==> inputs of zinc <==
// SP_wocg
module SP_wocg(
	clk,
	rst_n,
	in_valid,
	in_data,
	in_mode,
	out_valid,
	out_data
);
export LEC_CHECK = 0
export CAP_MARGIN = 0
export CORE_MARGIN = 2
export CORE_UTILIZATION = 70
export CTS_CLUSTER_SIZE = 36
export SLEW_MARGIN = 20
export SYNTH_MEMORY_MAX_BITS = 16384
create_clock -name core_clock -period 5.29 [get_ports {clk}]
run.sh (not shown) runs the stock make flow with config.mk's settings and CLKGATE_MAP_FILE=.
==> pepper (differences from zinc) <==
--- a/flow/config.mk
+++ b/flow/config.mk
@@ -7,6 +7,6 @@
 export LEC_CHECK = 0
-export CAP_MARGIN = 0
+export CAP_MARGIN = 20
 export CORE_MARGIN = 2
-export CORE_UTILIZATION = 70
-export CTS_CLUSTER_SIZE = 36
+export CORE_UTILIZATION = 69
+export CTS_CLUSTER_DIAMETER = 33
 export SLEW_MARGIN = 20
==> flow/constraint.sdc (replaced) <==
create_clock -name core_clock -period 3.22 [get_ports {clk}]
set_input_delay 0.6440 -clock core_clock [delete_from_list [all_inputs] [get_ports {clk}]]
set_output_delay 0.6440 -clock core_clock [all_outputs]
set_load 0.01 [all_outputs]
==> notes <==
- pepper failed in clock tree synthesis (4_1_cts). zinc ended with an error in global routing (5_1_grt).
- Synthesized cell count is the same in zinc and pepper.
- In zinc the die area is smaller than in pepper, by 1.4%.
- Synthesized area is the same in zinc and pepper.

========
==> inputs of trial 66 <==
Starting RTL as in the previous note.
==> flow/config.mk <==
export PLATFORM = sky130hd
export DESIGN_NAME = SP_wocg
export DESIGN_NICKNAME = SP_wocg
export VERILOG_FILES = /design/flow/design.v
export SDC_FILE = /design/flow/constraint.sdc
export NUM_CORES = 4
export LEC_CHECK = 0
export ABC_AREA = 1
export CAP_MARGIN = 20
export CORE_MARGIN = 2
export CORE_UTILIZATION = 72
export CTS_CLUSTER_DIAMETER = 225
export CTS_CLUSTER_SIZE = 10
export PLACE_DENSITY_LB_ADDON = 0.01
export SETUP_SLACK_MARGIN = 0.8
export SLEW_MARGIN = 20
export SYNTH_MEMORY_MAX_BITS = 16384
export TNS_END_PERCENT = 5
==> flow/constraint.sdc <==
create_clock -name core_clock -period 2.68 [get_ports {clk}]
set_input_delay 0.5360 -clock core_clock [delete_from_list [all_inputs] [get_ports {clk}]]
set_output_delay 0.5360 -clock core_clock [all_outputs]
set_load 0.01 [all_outputs]
==> trial 61: changes against trial 66 <==
Settings changed: PLACE_DENSITY_LB_ADDON 0.01 to unset, SETUP_SLACK_MARGIN 0.8 to 0.39, TNS_END_PERCENT 5 to unset.
==> build 98: changes against trial 66 <==
Settings changed: CORE_UTILIZATION 72 to 70, CTS_CLUSTER_DIAMETER 225 to unset, CTS_CLUSTER_SIZE 10 to 72, PLACE_DENSITY_LB_ADDON 0.01 to unset, SETUP_SLACK_MARGIN 0.8 to unset, TNS_END_PERCENT 5 to unset.
==> flow/constraint.sdc (replaced) <==
create_clock -name core_clock -period 5.29 [get_ports {clk}]
set_input_delay 1.0580 -clock core_clock [delete_from_list [all_inputs] [get_ports {clk}]]
set_output_delay 1.0580 -clock core_clock [all_outputs]
set_load 0.01 [all_outputs]
==> comparison <==
Trial 61 stopped in clock tree synthesis (4_1_cts). Trial 66 never finished: it broke off in global routing (5_1_grt) (GRT-0116). Build 98 ended with an error in global routing (5_1_grt), error GRT-0232. Synthesized area is the same in trial 66 and build 98. In synthesized cell count, trial 61 and trial 66 do not differ. Die size is the same in trial 66 and trial 61.

========
==> run a <==
SP_wocg again, from the RTL that the note above started with.
clock: 8.0 ns
lec_check: 0
cap_margin: 20
cell_pad_in_sites_detail_placement: 1
core_margin: 2
core_utilization: 39
gpl_timing_driven: 1
max_routing_layer: met4
slew_margin: 20
synth_memory_max_bits: 16384
==> run b: changes against run a <==
Settings changed: CELL_PAD_IN_SITES_DETAIL_PLACEMENT 1 to unset, CORE_UTILIZATION 39 to 72, GPL_TIMING_DRIVEN 1 to unset, MAX_ROUTING_LAYER met4 to unset.
==> flow/constraint.sdc (replaced) <==
create_clock -name core_clock -period 6.72 [get_ports {clk}]
set_input_delay 1.3440 -clock core_clock [delete_from_list [all_inputs] [get_ports {clk}]]
set_output_delay 1.3440 -clock core_clock [all_outputs]
set_load 0.01 [all_outputs]
==> results_dict.tcl <==
# yosys + openroad results
set metrics [dict create \
    status "no timing/DRC/antenna violations" \
    use_met2 0.663 \
    comb_share 0.672 \
    p_sw_frac 0.546 \
    total_switching_power_mw 17.2 \
    grt_usage 0.415 \
    pre_cts_slack_ns 0.0172 \
]
That was run b.
==> results_dict.tcl <==
# yosys + openroad results
set metrics [dict create \
    status "no timing/DRC/antenna violations" \
    rsz0062_at_grt "false" \
    top_area_cell "dfrtp_1" \
    p_sw_frac 0.568 \
    pre_cts_slack_ns 0.687 \
    crit_type "flip-flop to flip-flop" \
    total_switching_power_mw 16.1 \
    comb_share 0.662 \
    use_met2 0.434 \
]
That was run a.

========
==> inputs of branch cedar <==
SP_wocg again, from the RTL that the note above started with.
Design SP_wocg, start of the top module:
module SP_wocg(
	clk,
	rst_n,
	in_valid,
	in_data,
	in_mode,
	out_valid,
	out_data
);
Settings: LEC_CHECK=0, ABC_AREA=0, CAP_MARGIN=10, CELL_PAD_IN_SITES_DETAIL_PLACEMENT=1, CELL_PAD_IN_SITES_GLOBAL_PLACEMENT=3, CORE_ASPECT_RATIO=0.66, CORE_MARGIN=10, CORE_UTILIZATION=37, CTS_CLUSTER_DIAMETER=276, GPL_TIMING_DRIVEN=0, HOLD_SLACK_MARGIN=0.03, MAX_ROUTING_LAYER=met4, PLACE_DENSITY_LB_ADDON=0.12, SETUP_SLACK_MARGIN=-0.04, SLEW_MARGIN=40, SYNTH_MEMORY_MAX_BITS=16384, TNS_END_PERCENT=95; clock period 6.64 ns.
==> branch amber: changes against branch cedar <==
Settings changed: ABC_AREA 0 to default, CELL_PAD_IN_SITES_DETAIL_PLACEMENT 1 to default, CELL_PAD_IN_SITES_GLOBAL_PLACEMENT 3 to 0, CORE_ASPECT_RATIO 0.66 to default, CORE_MARGIN 10 to 2, CORE_UTILIZATION 37 to 72, CTS_CLUSTER_DIAMETER 276 to default, CTS_CLUSTER_SIZE from default to 60, GPL_TIMING_DRIVEN 0 to default, HOLD_SLACK_MARGIN 0.03 to default, MAX_ROUTING_LAYER met4 to default, PLACE_DENSITY_LB_ADDON 0.12 to 0.0, SETUP_SLACK_MARGIN -0.04 to 0.97, SLEW_MARGIN 40 to 20, TNS_END_PERCENT 95 to default.
==> results <==
- Branch cedar completed with no timing, DRC or antenna violations. Branch amber reached the layout checks and failed them: capacitance limit, slew limit, setup timing.
- Between branch amber and branch cedar, the lower non-clock buffer count is in branch cedar (gap 184).
- In branch cedar the first-iteration DRC count is smaller than in branch amber, by about 50%.
- In branch cedar the worst setup slack is higher than in branch amber, by 0.39 ns.
- Area after synthesis is the same in branch amber and branch cedar.
- Critical path depth: branch amber is lower than branch cedar (3).
